## battleship
module battleship(
input wire clk,
input wire rst,  
input wire ARDUINO_A0,    
input wire ARDUINO_A1,    
input wire ARDUINO_A2,    
input wire ARDUINO_A3,    
output reg ARDUINO_IO0,   
output reg ARDUINO_IO1,   
output reg ARDUINO_IO2,   
output reg ARDUINO_IO6,   
output reg ARDUINO_IO7,   
output reg ARDUINO_IO8,   
output reg ARDUINO_IO9,   
output reg ARDUINO_IO10,  
output reg ARDUINO_IO11,  
output reg ARDUINO_A4,  
output reg ARDUINO_A5,  
output reg PMOD1_D0_P,  
output reg PMOD1_D0_N,  
output reg PMOD1_D1_P,  
output reg PMOD1_D1_N,  
output reg PMOD1_D2_P,  
output reg PMOD1_D2_N,  
output reg PMOD2_D0_P,  
output reg PMOD2_D0_N,  
output reg PMOD2_D1_P,  
output reg PMOD2_D2_P,  
output reg PMOD2_D2_N,  
output reg PMOD2_D3_P,  
output reg ARDUINO_IO3,   
output reg ARDUINO_IO4,   
output reg ARDUINO_IO5    
);
For scale: about 1,500 cells after synthesis, roughly 190 flip-flops, ~32 I/O pins, roughly 10,000 µm² of cells after synthesis.
clock: 2.42 ns
lec_check: 0
abc_area: 1
cap_margin: 20
core_aspect_ratio: 0.5
core_margin: 2
core_utilization: 72
cts_cluster_diameter: 385
cts_cluster_size: 98
place_density: 0.39
slew_margin: 20
tns_end_percent: 10
run.sh (not shown) runs the stock make flow with config.mk's settings and CLKGATE_MAP_FILE=.
The baseline completed and failed the layout checks on setup timing.
Rerun with:
Settings changed: CORE_ASPECT_RATIO 0.5 to unset, CORE_UTILIZATION 72 to 63, CTS_CLUSTER_DIAMETER 385 to unset, CTS_CLUSTER_SIZE 98 to unset, PLACE_DENSITY 0.39 to unset, TNS_END_PERCENT 10 to unset.
Clock period 2.42 ns to 3.28 ns, I/O delays scaled along.
The new run produced a clean layout.
Clock-buffer cell count rose by 6.
First-iteration DRC count fell by 68%.
Cell area fell by about 9%.
Area after synthesis does not change.
Power fell by 29%.
Sequential share of layout area rose by 2.8 points.
Global-route usage fell by 13 points.
Clock skew barely changes.

========
== build 12 ==
Starting RTL as in the previous note.
make LEC_CHECK=0 ABC_AREA=1 CAP_MARGIN=20 CORE_MARGIN=2 CORE_UTILIZATION=72 CTS_CLUSTER_DIAMETER=385 CTS_CLUSTER_SIZE=98 PLACE_DENSITY=0.39 SLEW_MARGIN=20 finish   # period 2.82 ns
Build 12 finished all stages; however, its layout fails the closing checks, the failures being setup timing.
Inputs modified between build 12 and build 36:
Settings: setting CORE_ASPECT_RATIO to 1.53 for the first time; setting TNS_END_PERCENT to 5 for the first time; setting SETUP_SLACK_MARGIN to -0.24 for the first time; changing SLEW_MARGIN from 20 to 0; changing the clock period (ns, I/O delays scaled along) from 2.82 to 2.42.
The flow for build 36 finished, though final verification flagged setup timing. Between build 36 and build 12, the clock skew figures differ only marginally. There was hardly any difference in floorplan die area between build 12 and build 36. Maximum vdd drop is higher on build 12. Compare build 12 and build 36 | routability-driven placement congestion ratio lower: build 12. The detail-routed via count per cell number comes out lower for build 36 vs build 12. Of build 12 and build 36, the higher non-clock buffer count belongs to build 36. | met1 usage in global routing | build 36 vs build 12 | 5.6 points lower |. Initial antenna violation count delta (build 12 -> build 36): insignificant. Routed wire in build 36 totals more than in build 12.
### build 36 -> build 34
Settings: SLEW_MARGIN now 20, was 0; SETUP_SLACK_MARGIN no longer set, was -0.24; PLACE_DENSITY no longer set, was 0.39; CORE_ASPECT_RATIO no longer set, was 1.53; TNS_END_PERCENT no longer set, was 5; CTS_CLUSTER_DIAMETER no longer set, was 385; CORE_UTILIZATION now 65, was 72; the clock period (ns, I/O delays scaled along) now 2.82, was 2.42.
Against build 36 as the reference, build 34 delivers a lower first-iteration DRC count. Build 34 against build 36: area taken by flip-flops and latches saw little to no change; switching share of total power saw a decrease; number of vias in the routed layout saw a decrease; minimum setup slack in the final design saw an increase. Build 34 completed end to end; final checks failed (setup timing). On cell depth of the worst flop-to-flop path: between build 34 and build 36, it ends up lower for build 34. Re power: build 34 is 14% down on build 36. Per the comparison of build 34 with build 36, number of buffers and inverters on the critical path fell 1, combinational share of power fell 0.2 points, worst hold slack fell 0.016 ns. Build 34 vs build 36 — detailed route wirelength on metal3 dropped by more than 10%.
Input-level comparison between build 22 and build 34:
Settings: changing CORE_UTILIZATION from 65 to 40; removing CTS_CLUSTER_SIZE (formerly 98); removing ABC_AREA (formerly 1); changing the clock period (ns, I/O delays scaled along) from 2.82 to 4.35.
Results
Against build 34 as the reference, build 22 delivers a higher wire length on met1. On area taken by flip-flops and latches, build 34 tracks build 22 almost exactly. A timing endpoint of the critical path of playerTwoSHIPSBoard[5][0]$_SDFFE_PP0P_ is what build 34 shows, while playerTwoSHIPSBoard[1][0]$_SDFFE_PP0P_ belongs to build 22. Per the comparison of build 22 with build 34, worst vdd rail ir drop fell by about 60%; overall power consumption lost 2.0 mW; met1 track demand over resource in global routing dropped 13 points. Build 22 ran to completion and came out clean on the timing, design-rule and antenna checks.

========
## indigo
battleship again, from the RTL that the note above started with.
## battleship
module battleship(
input wire clk,
input wire rst,  
input wire ARDUINO_A0,    
input wire ARDUINO_A1,    
input wire ARDUINO_A2,    
input wire ARDUINO_A3,    
output reg ARDUINO_IO0,   
output reg ARDUINO_IO1,   
output reg ARDUINO_IO2,   
output reg ARDUINO_IO6,   
output reg ARDUINO_IO7,   
output reg ARDUINO_IO8,   
output reg ARDUINO_IO9,   
output reg ARDUINO_IO10,  
output reg ARDUINO_IO11,  
output reg ARDUINO_A4,  
output reg ARDUINO_A5,  
output reg PMOD1_D0_P,  
output reg PMOD1_D0_N,  
output reg PMOD1_D1_P,  
output reg PMOD1_D1_N,  
output reg PMOD1_D2_P,  
output reg PMOD1_D2_N,  
output reg PMOD2_D0_P,  
output reg PMOD2_D0_N,  
output reg PMOD2_D1_P,  
output reg PMOD2_D2_P,  
output reg PMOD2_D2_N,  
output reg PMOD2_D3_P,  
output reg ARDUINO_IO3,   
output reg ARDUINO_IO4,   
output reg ARDUINO_IO5    
);
reg makeBoards;
reg make2DArray;
reg [7:0] playerOneBoard [0:2][0:2];     
reg [1:0] a;  
reg [1:0] b;  
reg [7:0] playerOneSHIPSBoard [0:2][0:2];  
reg [1:0] c;  
reg [1:0] d;  
reg [2:0] numShipsP1;
reg [2:0] hitsP1;
reg [7:0] playerTwoBoard [0:2][0:2];  
reg [1:0] e;  
reg [1:0] f;  
reg [7:0] playerTwoSHIPSBoard [0:2][0:2];  
reg [1:0] g;  
reg [1:0] h;  
reg [2:0] numShipsP2;
reg [2:0] hitsP2;
reg [2:0] playerTurn;
integer i, j;  
reg [3:0] nineStates; 
reg [3:0] nineStates2;
reg [5:0] gameLogicState;
reg [2:0] inputRow;  
reg [2:0] inputCol;  
reg [26:0] customCounter;  
reg customClk; 
reg [26:0] oneSecondCounter;  
reg oneSecondClk; 
reg [1:0] turnOnFirstBoard;
reg [1:0] turnOnSecondBoard;
localparam [26:0] DISP_DIV = 27'd24;
localparam [26:0] GAME_DIV = 27'd1249;
wire customTick    = (customCounter == DISP_DIV) && (customClk == 1'b0);
wire oneSecondTick = (oneSecondCounter == GAME_DIV) && (oneSecondClk == 1'b0);
always@(posedge clk)
begin
if (rst)
  ...
Settings: LEC_CHECK=0, ABC_AREA=1, CAP_MARGIN=20, CORE_MARGIN=2, CORE_UTILIZATION=72, CTS_CLUSTER_DIAMETER=358, HOLD_SLACK_MARGIN=-0.1, PLACE_DENSITY=0.41, SLEW_MARGIN=20; clock period 2.63 ns.
Nothing crashed in indigo and all stages finished; the problem is that the final layout failed, the offending checks being setup timing.
Edits applied to the flow inputs when going from indigo to harbor:
- CTS_CLUSTER_DIAMETER removed (was 358)
- HOLD_SLACK_MARGIN removed (was -0.1)
- PLACE_DENSITY removed (was 0.41)
- CORE_UTILIZATION changed from 72 to 45
- the clock period (ns, I/O delays scaled along) changed from 2.63 to 1.76
Findings:
To summarise harbor: no stage aborted, but the layout did not pass its checks, failing on setup timing.
indigo → harbor: count of buffers not belonging to the clock network in the layout moved up, die size moved up, share of total power in sequential cells moved up, worst setup slack after layout moved down, flip-flop and latch count after synthesis level.
### harbor -> yarrow
- SETUP_SLACK_MARGIN: unset -> -0.17
- CORE_ASPECT_RATIO: unset -> 0.5
- PLACE_DENSITY: unset -> 0.35
- CTS_CLUSTER_DIAMETER: unset -> 400
- ABC_AREA: 1 -> 0
- CTS_CLUSTER_SIZE: unset -> 99
- CORE_UTILIZATION: 45 -> 68
Findings:
yarrow did not finish; a tool error ended it in clock tree synthesis (4_1_cts). Sort yarrow and harbor by full die area asc -> top: yarrow. Taking harbor as the reference point, the standard cell core area of yarrow falls by 39%. Looking at synthesized cell count across yarrow and harbor, the one that comes out lower is yarrow. yarrow against harbor: per-instance average area after synthesis increased about 20%, height of the chip lower.

========
battleship again, from the RTL that the note above started with.
clock: 5.0 ns
lec_check: 0
cap_margin: 20
cell_pad_in_sites_global_placement: 2
core_aspect_ratio: 0.5
core_margin: 2
core_utilization: 45
cts_cluster_diameter: 329
cts_cluster_size: 98
place_density: 0.89
slew_margin: 20
==> next run, changes <==
- CELL_PAD_IN_SITES_GLOBAL_PLACEMENT: 2 -> 3
- CORE_ASPECT_RATIO: 0.5 -> default
- CORE_UTILIZATION: 45 -> 40
- CTS_CLUSTER_DIAMETER: 329 -> default
- CTS_CLUSTER_SIZE: 98 -> default
- GPL_TIMING_DRIVEN: default -> 0
- PLACE_DENSITY: 0.89 -> default
- SLEW_MARGIN: 20 -> 35
Outcome: The new run produced a clean layout. Design area increases by 1.9%. Combinational power went up by about 11%. Core utilization decreases by 5.2 points. Setup slack improved by 0.23 ns. Sequential cell count stays the same. Synthesized area stays the same. Maximum frequency is higher by about 5.5%.
==> next run, changes <==
- CELL_PAD_IN_SITES_GLOBAL_PLACEMENT: 3 -> default
- CORE_ASPECT_RATIO: default -> 1.86
- CORE_UTILIZATION: 40 -> 65
- GPL_TIMING_DRIVEN: 0 -> default
- SLEW_MARGIN: 35 -> 40
Effect:
- power barely changes
- synthesized cell count is unchanged
- via count rose by 1.7%
- combinational power fell by 9.2%
- hold slack gets better by 0.0042 ns
- worst setup slack gets better by 0.15 ns
- sequential cell count does not change
- global-route usage rose by 8.9 points
- register-to-register slack gets better by 0.15 ns
- critical path depth fell by 1
==> next run, changes <==
- CORE_ASPECT_RATIO: 1.86 -> default
- CORE_UTILIZATION: 65 -> 40
- SLEW_MARGIN: 40 -> 20
=> The changed run completed with no timing, DRC or antenna violations; design area increases by about 1%; wire length decreases by 4.7%; critical path depth stays the same; worst hold slack loses 0.0070 ns; via count decreases by 3.8%; setup slack loses 0.25 ns; synthesized cell count does not change; power decreases by 2.0%; final cell count increases by about 10%; fmax decreases by 6.0%.

========
Setup of run 1:
Starting RTL as in the previous note.
clock: 2.42 ns
lec_check: 0
abc_area: 1
cap_margin: 20
core_aspect_ratio: 1.53
core_margin: 2
core_utilization: 72
cts_cluster_diameter: 385
cts_cluster_size: 98
place_density: 0.39
slew_margin: 20
tns_end_percent: 5
Run 1 finished every stage; the final checks, however, were not passed, the failures being negative setup slack.
#### Input delta (run 2 over run 1)
- CTS_CLUSTER_DIAMETER no longer set, was 385
- CORE_UTILIZATION now 69, was 72
- CORE_ASPECT_RATIO no longer set, was 1.53
- TNS_END_PERCENT no longer set, was 5
- PLACE_DENSITY no longer set, was 0.39
- CTS_CLUSTER_SIZE now 97, was 98
==> comparison <==
- As the logs show, run 2 stopped at global routing (5_1_grt) after a tool error, so it never reached the end of the flow.
- Compared with run 1, in run 2 sequential element share of the synthesized area comparable; level count of the clock H-tree comparable.
- Run 2 -> run 1: number of cells produced by synthesis delta 0, exact match
- Run 2 vs run 1: number of gates given a new drive strength after cts up in run 2
- Floorplan-stage core utilization delta for run 2 relative to run 1: 2.0 points lower
- Run 2 vs run 1 — vertical die dimension dropped by more than 10%
- Synthesized area: run 2 vs run 1 identical
- Post-detailed-placement cell area is lower on run 1
- The die size in run 2 sits about 4% above the value recorded for run 1.
--- input diff run 2..run 3 ---
- clearing CTS_CLUSTER_SIZE, which used to be 97
- swapping 69 for 72 in CORE_UTILIZATION
- swapping 2.42 for 4.21 in the clock period (ns, I/O delays scaled along)
==> results <==
Run 3: flow completed, timing, DRC and antenna clean. Going from run 2 to run 3, number of clock sinks was more or less identical, overall die width went down by about 2%. Diff run 2..run 3 | number of clock buffers inserted by TritonCTS | unchanged. Core area: run 2 and run 3 compared, higher one is run 2. On routability congestion estimate from global placement: run 3 sits below run 2. On post-CTS setup buffer count: run 3 sits below run 2. Reported for run 2 and run 3, number of unique standard cell types used by synthesis turned out identical to the last digit.
Modified inputs, run 4 compared to run 3
- CTS_CLUSTER_SIZE: unset -> 98
- CTS_CLUSTER_DIAMETER: unset -> 393
- the clock period (ns, I/O delays scaled along): 4.21 -> 2.91
Maximum fanout count along the critical path, run 4 and run 3, higher one = run 3.
From run 3 to run 4 the numbers moved as follows: distinct cell type count of the synthesized netlist neither gained nor lost much, growth of design area from synthesis to finish has increased, clock skew held steady, final standard cell utilization of the core picked up an extra 4.9 points.
Looking across run 4 and run 3, the single run that reached the end with no open violations was run 3.
Taking run 3 as the reference point, the peak supply drop of run 4 rises by 74%.
Sort run 4 and run 3 by maximum number of pins on one net before global-route repair desc -> top: run 3
Relative to run 3, power density normalized to cell area increased by 32% in run 4.
Input changes introduced in run 5 (baseline for comparison: run 4):
- TNS_END_PERCENT newly set to 5
- CORE_ASPECT_RATIO newly set to 1.53
- PLACE_DENSITY_LB_ADDON newly set to 0.01
- the clock period (ns, I/O delays scaled along) changed from 2.91 to 2.53
--- outcome ---
For run 4, the last element of the critical path was gameLogicState[2], unlike run 5, where it was turnOnSecondBoard[1]. The standard cells in run 5 occupy more silicon area than those in run 4 do. Relative to run 4, the setup slack of run 5 is lower by 0.60 ns. What the final checks of run 4 revealed, after a flow that finished every stage, was a layout that fails on negative setup slack. From the logs: run 5 reached the end of the flow and failed the layout checks with negative setup slack. Non-clock buffer total of the final layout | run 5 above run 4. Higher depth of the most critical reg-to-reg path goes to run 5 over run 4.
diff inputs: run 5 => run 6
- a deleted TNS_END_PERCENT that had been 5
- a deleted ABC_AREA that had been 1
- a deleted PLACE_DENSITY_LB_ADDON that had been 0.01
- a deleted CTS_CLUSTER_DIAMETER that had been 393
- a deleted CORE_ASPECT_RATIO that had been 1.53
- an added HOLD_SLACK_MARGIN of -0.1
- a deleted CTS_CLUSTER_SIZE that had been 98
- a change of the clock period (ns, I/O delays scaled along) from 2.53 to 3.43
### Flow results
Diff run 5 -> run 6: width of the die rose about 18%; relative area change from synthesis to final layout fell 8.1 points; power after layout fell about 28%; routed wire length fell 9.0 mm. Run 6: complete, dirty (negative setup slack). Lower setup slack was reported by run 5, not run 6. The maximum number of pins on one net before global-route repair reported for run 6 is greater than that of run 5 by 35.

========
## build 50
battleship again, from the RTL that the note above started with.
clock: 4.35 ns
lec_check: 0
cap_margin: 20
core_margin: 2
core_utilization: 71
slew_margin: 20
Build 50: full flow OK, the timing, design-rule and antenna checks passed
#### Input delta (build 55 over build 50)
- CORE_UTILIZATION: 71 -> 64
- ABC_AREA: unset -> 1
- the clock period (ns, I/O delays scaled along): 4.35 -> 2.91
==> comparison <==
- Although it ran to completion, build 55 produced a layout that fails the final checks because of negative setup slack.
- Build 55 against build 50; chip area is up by more than 10%.
- | well tap count | higher: build 55 |
- Of build 55 and build 50, it is build 55 that has the higher clock buffer count in the final layout.
- Build 50 → build 55: finished layout cell area +about 14%; final cell count +33%.
Here is what was changed in the inputs of build 56 compared with build 55.
- a change of the clock period (ns, I/O delays scaled along) from 2.91 to 3.28
==> results <==
- Looking at the reports, build 56 completed the entire flow and the layout it produced met the timing, design-rule and antenna checks.
- Max freq build 55 -> build 56: degraded
- Compared with build 55, build 56 shows count of clock-net buffers in the final layout higher by about 5%.
- The routability congestion estimate from global placement reported for build 56 is smaller than that of build 55 by 0.031.
No activity file was given, so power comes from the tool's default toggle rates.
